Setup of v56:
## pipelined_cordic
module pipelined_cordic(
    input Clk, Rst,
    input signed[15:0] x_in, y_in, theta_in,
    output reg signed[15:0] sine_theta,
    output reg signed[15:0] cosine_theta
);
reg signed [15:0] x[0:15], y[0:15], theta[0:15], x_out[0:15], y_out[0:15], theta_out[0:15];
wire signed [15:0] atan_out [0:15];
reg [3:0] stage;  
assign atan_out[0] = 16'b0011001001000100;
assign atan_out[1] = 16'b0001110110101100;
assign atan_out[2] = 16'b0000111110101101;
assign atan_out[3] = 16'b0000011111110101;
assign atan_out[4] = 16'b0000001111111110;
assign atan_out[5] = 16'b0000001000000000;
assign atan_out[6] = 16'b0000000100000000;
assign atan_out[7] = 16'b0000000010000000;
assign atan_out[8] = 16'b0000000001000000;
assign atan_out[9] = 16'b0000000000100000;
assign atan_out[10] = 16'b0000000000010000;
assign atan_out[11] = 16'b0000000000001000;
assign atan_out[12] = 16'b0000000000000100;
assign atan_out[13] = 16'b0000000000000010;
assign atan_out[14] = 16'b0000000000000001;
assign atan_out[15] = 16'b0000000000000000;
genvar i;
generate
    for (i = 0; i < 16; i = i + 1) begin : stages
        always @(posedge Clk or posedge Rst) begin
            if (Rst)
                begin
                    x[i] <= 0;
                    y[i] <= 0;
                    theta[i] <= 0;
                end
            else 
                begin
                    if (i == 0) begin
                        x[i] <= x_in;
                        y[i] <= y_in;
                        theta[i] <= theta_in;
                    end else begin
                        x[i] <= x_out[i-1];
                        y[i] <= y_out[i-1];
                        theta[i] <= theta_out[i-1];
                    end
                end
        end
        always @(*) begin
            if (theta[i][15] == 1) begin
                x_out[i] = x[i] + (y[i] >>> (i));
                y_out[i] = y[i] - (x[i] >>> (i));
                theta_out[i] = theta[i] + atan_out[i];
            end else begin
                x_out[i] = x[i] - (y[i] >>> (i));
                y_out[i] = y[i] + (x[i] >>> (i));
                theta_out[i] = theta[i] - atan_out[i];
            end
        end
    end
endgenerate
always @(posedge Clk or posedge Rst) begin
    if (Rst) begin
  ...
Size: roughly 7400 cells after synthesis, ~780 flip-flops, roughly 82 I/O pins.
clock: 4.79 ns
lec_check: 0
abc_area: 1
cap_margin: 20
core_aspect_ratio: 1.33
core_margin: 4
core_utilization: 42
place_density_lb_addon: 0.02
slew_margin: 20
run.sh (not shown) runs the stock make flow with config.mk's settings and CLKGATE_MAP_FILE=.
The following lists how v25 was set up differently from v56:
- CORE_ASPECT_RATIO: 1.33 -> unset
- CORE_UTILIZATION: 42 -> 70
- ABC_AREA: 1 -> unset
- PLACE_DENSITY_LB_ADDON: 0.02 -> unset
- CORE_MARGIN: 4 -> 2
- SETUP_SLACK_MARGIN: unset -> 0.91
- the clock period (ns, I/O delays scaled along): 4.79 -> 3.33
Findings:
Per the final summary, v25 finished and its layout is clean on timing, DRC and antenna. The clock input transition at the sequential cells of the worst setup and hold paths of v25 and that of v56 are within noise of each other. Relative to v56, number of search-and-repair iterations in the first detailed-routing pass has gone up in v25. v25 ends up with a cell count after placement that is 2751 lower than in v56. The standard cell with the maximum stage delay on the critical path comes out sky130_fd_sc_hd__or4_4 in one run and sky130_fd_sc_hd__clkinv_1 in the other, namely in v25 and v56 respectively. Between v56 and v25, data arrival time of the critical path decreased. Of v56 and v25, the run reporting the lower layout clock buffer count was v25. Per the comparison of v25 with v56, final clock skew higher, minimum setup slack in the final design shows a reduction of 1.17 ns.
What v1 does differently from v25 at the input level:
- swapping 70 for 72 in CORE_UTILIZATION
- clearing SETUP_SLACK_MARGIN, which used to be 0.91
- putting PLACE_DENSITY at 0.78 where nothing was set
- swapping 3.33 for 3.16 in the clock period (ns, I/O delays scaled along)
==> comparison <==
- From the logs: v1 reached the end of the flow and failed the layout checks with negative setup slack.
- v1 vs. v25: number of cells on the critical path went down by 5.
- v1 vs v25: final routed wire length divided by cell count down in v1
- NOTE: global-route usage in v1 falls short of that of v25
- v1 against v25: number of global-route vias before repair went down by 1.9%; final sum of negative setup slack went down by 0.031 ns; count of cells along the worst hold path was more or less identical.
diff inputs: v1 => v45
- CORE_ASPECT_RATIO now 1.61, previously not set
- CORE_UTILIZATION now 48, was 72
- HOLD_SLACK_MARGIN now 0.18, previously not set
- PLACE_DENSITY now 0.6, was 0.78
- the clock period (ns, I/O delays scaled along) now 4.5, was 3.16
- v45 was carried through to the last stage, and its layout satisfied the timing, DRC and antenna checks.
- v45 does worse than v1 on die area.
- Between v45 and v1, met1 usage is lower for v45, v1 comes in above that.
- Between v45 and v1, the minimum hold slack is higher for v1.
- On clock buffer count: v45 sits below v1.
- As of v45, maximum frequency from static timing analysis had fallen by more than 10% compared to v1.
- Compared with v1, in v45 starting utilization of the core area decreased 25 points; post-layout minimum cycle time grew by 0.44 ns; sequential portion of the cell area increased 1.6 points.
- Diff v1..v45 | number of inverters outside the clock class in the layout | unchanged


The RTL this note starts from:
==> flow/design.v <==
module pipelined_cordic(
    input Clk, Rst,
    input signed[15:0] x_in, y_in, theta_in,
    output reg signed[15:0] sine_theta,
    output reg signed[15:0] cosine_theta
);
reg signed [15:0] x[0:15], y[0:15], theta[0:15], x_out[0:15], y_out[0:15], theta_out[0:15];
wire signed [15:0] atan_out [0:15];
reg [3:0] stage;  
assign atan_out[0] = 16'b0011001001000100;
assign atan_out[1] = 16'b0001110110101100;
assign atan_out[2] = 16'b0000111110101101;
assign atan_out[3] = 16'b0000011111110101;
assign atan_out[4] = 16'b0000001111111110;
assign atan_out[5] = 16'b0000001000000000;
assign atan_out[6] = 16'b0000000100000000;
assign atan_out[7] = 16'b0000000010000000;
assign atan_out[8] = 16'b0000000001000000;
assign atan_out[9] = 16'b0000000000100000;
assign atan_out[10] = 16'b0000000000010000;
assign atan_out[11] = 16'b0000000000001000;
assign atan_out[12] = 16'b0000000000000100;
assign atan_out[13] = 16'b0000000000000010;
assign atan_out[14] = 16'b0000000000000001;
assign atan_out[15] = 16'b0000000000000000;
genvar i;
generate
    for (i = 0; i < 16; i = i + 1) begin : stages
        always @(posedge Clk or posedge Rst) begin
            if (Rst)
                begin
                    x[i] <= 0;
                    y[i] <= 0;
                    theta[i] <= 0;
                end
            else 
                begin
                    if (i == 0) begin
                        x[i] <= x_in;
                        y[i] <= y_in;
                        theta[i] <= theta_in;
                    end else begin
                        x[i] <= x_out[i-1];
                        y[i] <= y_out[i-1];
                        theta[i] <= theta_out[i-1];
                    end
                end
        end
        always @(*) begin
            if (theta[i][15] == 1) begin
                x_out[i] = x[i] + (y[i] >>> (i));
                y_out[i] = y[i] - (x[i] >>> (i));
                theta_out[i] = theta[i] + atan_out[i];
            end else begin
                x_out[i] = x[i] - (y[i] >>> (i));
                y_out[i] = y[i] + (x[i] >>> (i));
                theta_out[i] = theta[i] - atan_out[i];
            end
        end
    end
endgenerate
always @(posedge Clk or posedge Rst) begin
    if (Rst) begin
        sine_theta <= 0;
        cosine_theta <= 0;
    end else begin
        sine_theta <= y_out[15];  
        cosine_theta <= x_out[15];  
    end
end
endmodule
make LEC_CHECK=0 ABC_AREA=1 CAP_MARGIN=20 CORE_MARGIN=2 CORE_UTILIZATION=72 CTS_CLUSTER_DIAMETER=327 CTS_CLUSTER_SIZE=96 PLACE_DENSITY=0.42 SLEW_MARGIN=20 finish   # period 2.21 ns
The starting point never finished: it broke off in 4_1_cts.
Then changed:
- ABC_AREA: 1 -> not set
- CORE_UTILIZATION: 72 -> 40
- CTS_CLUSTER_DIAMETER: 327 -> not set
- CTS_CLUSTER_SIZE: 96 -> not set
- PLACE_DENSITY: 0.42 -> 0.6
- clock period: 2.21 -> 3.96 ns (I/O delays scaled with it)
With this change the flow passed the timing, DRC and antenna checks.
Synthesized area drops by roughly a tenth.
Synthesized cell count went down by a quarter to a third.
Die size is higher by well over a third.
Then changed:
- ABC_AREA: not set -> 1
- CORE_UTILIZATION: 40 -> 72
- CTS_CLUSTER_DIAMETER: not set -> 394
- CTS_CLUSTER_SIZE: not set -> 99
- clock period: 3.96 -> 1.92 ns (I/O delays scaled with it)
=> Now the flow stopped in 4_1_cts; area after synthesis climbs by roughly a tenth; synthesized cell count is higher by well over a third; die size came out lower by well over a third.
Then changed:
- ABC_AREA: 1 -> not set
- CTS_CLUSTER_DIAMETER: 394 -> not set
- CTS_CLUSTER_SIZE: 99 -> not set
- PLACE_DENSITY: 0.6 -> 0.67
- SETUP_SLACK_MARGIN: not set -> -0.17
- TNS_END_PERCENT: not set -> 5
- clock period: 1.92 -> 2.88 ns (I/O delays scaled with it)
Outcome: The changed run finished with setup timing left. Die size decreases by 9.0%. Area after synthesis decreases by about 9%. Synthesized cell count decreases by about 27%.
Then changed:
- ABC_AREA: not set -> 1
- CAP_MARGIN: 20 -> 35
- CTS_CLUSTER_DIAMETER: not set -> 379
- CTS_CLUSTER_SIZE: not set -> 17
- PLACE_DENSITY: 0.67 -> not set
- SETUP_SLACK_MARGIN: -0.17 -> 0.09
- TNS_END_PERCENT: 5 -> not set
- clock period: 2.88 -> 2.43 ns (I/O delays scaled with it)
With this change the flow aborted during 5_1_grt.
Synthesized area came out higher by about 10%.
Die size came out higher by 9.8%.
Synthesized cell count came out higher by 37%.


Starts from the design.v that is shown in full above.
export LEC_CHECK = 0
export ABC_AREA = 1
export CAP_MARGIN = 0
export CORE_ASPECT_RATIO = 1.35
export CORE_MARGIN = 2
export CORE_UTILIZATION = 72
export CTS_CLUSTER_DIAMETER = 394
export CTS_CLUSTER_SIZE = 99
export HOLD_SLACK_MARGIN = 0.28
export PLACE_DENSITY = 0.6
export SETUP_SLACK_MARGIN = -0.16
export SLEW_MARGIN = 20
create_clock -name core_clock -period 1.92 [get_ports {Clk}]
The first run failed in clock tree synthesis.
==> next run, changes <==
- CAP_MARGIN: 0 -> 35
- CORE_ASPECT_RATIO: 1.35 -> not set
- CTS_CLUSTER_DIAMETER: 394 -> 379
- CTS_CLUSTER_SIZE: 99 -> 17
- HOLD_SLACK_MARGIN: 0.28 -> not set
- PLACE_DENSITY: 0.6 -> not set
- SETUP_SLACK_MARGIN: -0.16 -> -0.25
- SLEW_MARGIN: 20 -> 40
- clock period: 1.92 -> 2.43 ns (I/O delays scaled with it)
Result: With this change the flow completed, yet does not pass: setup timing. Die area is about the same. Area after synthesis stays the same. Synthesized cell count stays the same.
